## cpu_top
module cpu_top(
    input wire clk,
    input wire rst_n,
    input wire [31:0] rData,
    input wire [31:0] inst,
    output wire [31:0] pc,
    output wire [31:0] display,
    output wire [31:0] addr,
    output wire [31:0] wData,
    output wire wen,
    output wire [31:0] rdata_19
);
wire [31:0] rdata_19_out;
assign rdata_19 = rdata_19_out;
assign display = inst;
wire [31:0] npc;
wire npc_op;
wire [31:0] pc_4;
wire [2:0] sext_op;
wire [31:0] ext;
wire rf_we;
wire [31:0] regData_1;
wire [31:0] regData_2;
wire [31:0] regData_wb;
wire brun;
wire breq;
wire brlt;
wire bsel;
wire asel;
wire [31:0] alu_a;
wire [31:0] alu_b;
wire [31:0] alu_c;
wire [3:0] alu_op;
wire dram_we;
wire [31:0] dram_rd;
wire [1:0] wbsel;
assign alu_a = (Asel_EX_con==1)?rD1_EX_con:pc_EX_con;
assign alu_b = (Bsel_EX_con==1)?ext_EX_con:rD2_EX_con;
assign regData_wb = (WBsel_MEM_con==0)?pc4_MEM_con:((WBsel_MEM_con==1)?c_MEM_con:dram_rd);
assign addr=c_MEM_con;
assign wData=rD2_MEM_con;
assign wen = Dram_we_MEM_con;
assign dram_rd=rData;
wire [31:0]inst_ID_con;
wire [31:0]pc_ID_con,pc_EX_con;
wire [31:0]pc4_ID_con,pc4_EX_con,pc4_MEM_con;
wire [31:0]rD1_EX_con,rD2_EX_con,rD2_MEM_con;
wire [31:0]ext_EX_con;
wire [4:0]wR_EX_con,wR_MEM_con,wR_WB_con;
wire Asel_EX_con,Bsel_EX_con;
wire [3:0]Alu_op_EX_con;
wire RF_we_EX_con,RF_we_MEM_con,RF_we_WB_con;
wire Dram_we_EX_con,Dram_we_MEM_con;
wire [1:0]WBsel_EX_con,WBsel_MEM_con;
wire [31:0]c_MEM_con;
wire [31:0]RF_wd_WB_con;
  ...
Size: ~1400 flip-flops, about 230 I/O pins, roughly 0.080 mm2 of cells after synthesis.
make LEC_CHECK=0 CAP_MARGIN=20 CORE_MARGIN=2 CORE_UTILIZATION=71 PLACE_DENSITY=0.38 SLEW_MARGIN=20 finish   # period 7.41 ns
run.sh (not shown) runs the stock make flow with config.mk's settings and CLKGATE_MAP_FILE=.
The baseline never finished: it broke off in 5_1_grt (GRT-0116).
Rerun with:
--- a/flow/config.mk
+++ b/flow/config.mk
@@ -8,5 +8,6 @@
 export CAP_MARGIN = 20
 export CORE_MARGIN = 2
-export CORE_UTILIZATION = 71
-export PLACE_DENSITY = 0.38
+export CORE_UTILIZATION = 61
+export MAX_ROUTING_LAYER = met4
+export SETUP_SLACK_MARGIN = 1.58
 export SLEW_MARGIN = 20
==> flow/constraint.sdc (replaced) <==
create_clock -name core_clock -period 6.28 [get_ports {clk}]
set_input_delay 1.2560 -clock core_clock [delete_from_list [all_inputs] [get_ports {clk}]]
set_output_delay 1.2560 -clock core_clock [all_outputs]
set_load 0.01 [all_outputs]
Effect: The new run did not get past 5_1_grt, error GRT-0116; synthesized cell count is unchanged; die area rose by about a fifth; area after synthesis does not change.


## run A
cpu_top again, from the RTL that the note above started with.
Design cpu_top, start of the top module:
module cpu_top(
    input wire clk,
    input wire rst_n,
    input wire [31:0] rData,
    input wire [31:0] inst,
    output wire [31:0] pc,
    output wire [31:0] display,
    output wire [31:0] addr,
    output wire [31:0] wData,
    output wire wen,
    output wire [31:0] rdata_19
);
==> flow/config.mk <==
export PLATFORM = sky130hd
export DESIGN_NAME = cpu_top
export DESIGN_NICKNAME = cpu_top
export VERILOG_FILES = /design/flow/design.v
export SDC_FILE = /design/flow/constraint.sdc
export NUM_CORES = 4
export LEC_CHECK = 0
export ABC_AREA = 1
export CAP_MARGIN = 20
export CELL_PAD_IN_SITES_DETAIL_PLACEMENT = 1
export CORE_MARGIN = 2
export CORE_UTILIZATION = 52
export CTS_CLUSTER_DIAMETER = 353
export CTS_CLUSTER_SIZE = 43
export GPL_ROUTABILITY_DRIVEN = 0
export MAX_ROUTING_LAYER = met4
export MIN_ROUTING_LAYER = met2
export PLACE_DENSITY_LB_ADDON = 0.26
export SETUP_SLACK_MARGIN = 0.55
export SLEW_MARGIN = 25
==> flow/constraint.sdc <==
create_clock -name core_clock -period 8.5 [get_ports {clk}]
set_input_delay 1.7000 -clock core_clock [delete_from_list [all_inputs] [get_ports {clk}]]
set_output_delay 1.7000 -clock core_clock [all_outputs]
set_load 0.01 [all_outputs]
Run A terminated abnormally: global routing (5_1_grt) reported GRT-0116.
Here is what was changed in the inputs of run B compared with run A.
- SLEW_MARGIN: 25 -> 20
- SETUP_SLACK_MARGIN: 0.55 -> unset
- CTS_CLUSTER_DIAMETER: 353 -> unset
- CELL_PAD_IN_SITES_DETAIL_PLACEMENT: 1 -> unset
- CORE_UTILIZATION: 52 -> 66
- PLACE_DENSITY_LB_ADDON: 0.26 -> unset
- MIN_ROUTING_LAYER: met2 -> unset
- ABC_AREA: 1 -> unset
- GPL_ROUTABILITY_DRIVEN: 0 -> unset
- MAX_ROUTING_LAYER: met4 -> unset
- CTS_CLUSTER_SIZE: 43 -> unset
- the clock period (ns, I/O delays scaled along): 8.5 -> 5.89
[summary]
- Of the runs run A and run B, none of them finished clean.
- No final results exist for run B, since it was stopped by error GRT-0116 during global routing (5_1_grt).
- The log for run A ends in global routing (5_1_grt) with error GRT-0116, so the run never completed.
- Relative to run A, cell total in the yosys stat output has gone down in run B.
- Of run A and run B, the run reporting the lower total placed cells including tap cells was run B.
- Between run A and run B, the number of buffers inserted during clock tree synthesis is lower for run A.
- Run B against run A; net count after synthesis is down by more than a quarter.
- Run comparison: run B biggest combinational cell group after synthesis AND-OR/OR-AND gates; run A biggest combinational cell group after synthesis simple AND/OR/NAND/NOR gates
- Lower placeable core region was reported by run B, not run A.
- Compared with run A, in run B synthesis area per yosys dropped 2.6%; area of the mapped netlist now smaller.
- ~same post-cts gate resize count in run A and run B
Input-level comparison between run C and run B:
- ABC_AREA now 1, previously not set
- PLACE_DENSITY now 0.38, previously not set
- CORE_UTILIZATION now 52, was 66
- CTS_CLUSTER_SIZE now 96, previously not set
- the clock period (ns, I/O delays scaled along) now 4.54, was 5.89
==> comparison <==
Run C ends up with higher area fraction in and, or, nand and nor cells than run B does.
On number of primary I/O pins, run B and run C are basically level.
The higher detailed placement HPWL came out of run C.
Cell area after synthesis sits higher in run C than in run B.
Every stage of run C finished as expected; the final checks, on the other hand, flagged setup timing, which means the layout fails.
Run C against run B: register bit count reported by yosys barely changed; instance area after placement climbed 8.3%; floorplan-stage core utilization dropped 15 points; pre-CTS setup slack dropped 1320 ps; total cell area reported by yosys after synthesis climbed 2.7%.
Changes in run D relative to run C:
- ABC_AREA: 1 -> unset
- CTS_CLUSTER_SIZE: 96 -> unset
- CORE_UTILIZATION: 52 -> 40
- the clock period (ns, I/O delays scaled along): 4.54 -> 4.12
[summary]
- Status run D: flow complete, layout not clean - setup timing
- Diff run C -> run D | highest ir drop seen on vdd | down by a few percent
- Measured against each other, run C and run D differ in fraction of area in registers, the lower figure coming from run D.
- Run D — slack of the critical path 290 ps lower, run C as reference
- Run C → run D: cell leakage power went up, first-pass GRT wire length went up.
- Comparing fraction of area in multi-input gates for run C and run D, the smaller number came from run D.
- Run D — routed wire length 18% higher, run C as reference
- Summary of run D over run C: ratio of final minimum period to clock period now sits higher; number of gates resized after CTS shows an increase of about 800%; multiplexer share of the synthesized area saw an increase.
[inputs] run E vs run D
- CORE_UTILIZATION changed from 40 to 58
- SETUP_SLACK_MARGIN newly set to 1.04
- the clock period (ns, I/O delays scaled along) changed from 4.12 to 5.81
Notes after the runs:
Re average size of a mapped cell: no difference whatsoever between run E and run D. Each of run D and run E falls short of a clean finish. What run D reported for number of placed cells counting well taps has to be multiplied by 0.820 to get the figure for run E. Run E has global placement routability congestion above what run D had. Summary: with run D as the reference, number of buffers added for setup after CTS in run E moved up by a few percent. Comparing run E against run D, there is no change at all in count of H-tree levels built during CTS. Number of distinct library cells after synthesis delta (run E -> run D): insignificant.
No activity file was given, so power comes from the tool's default toggle rates.
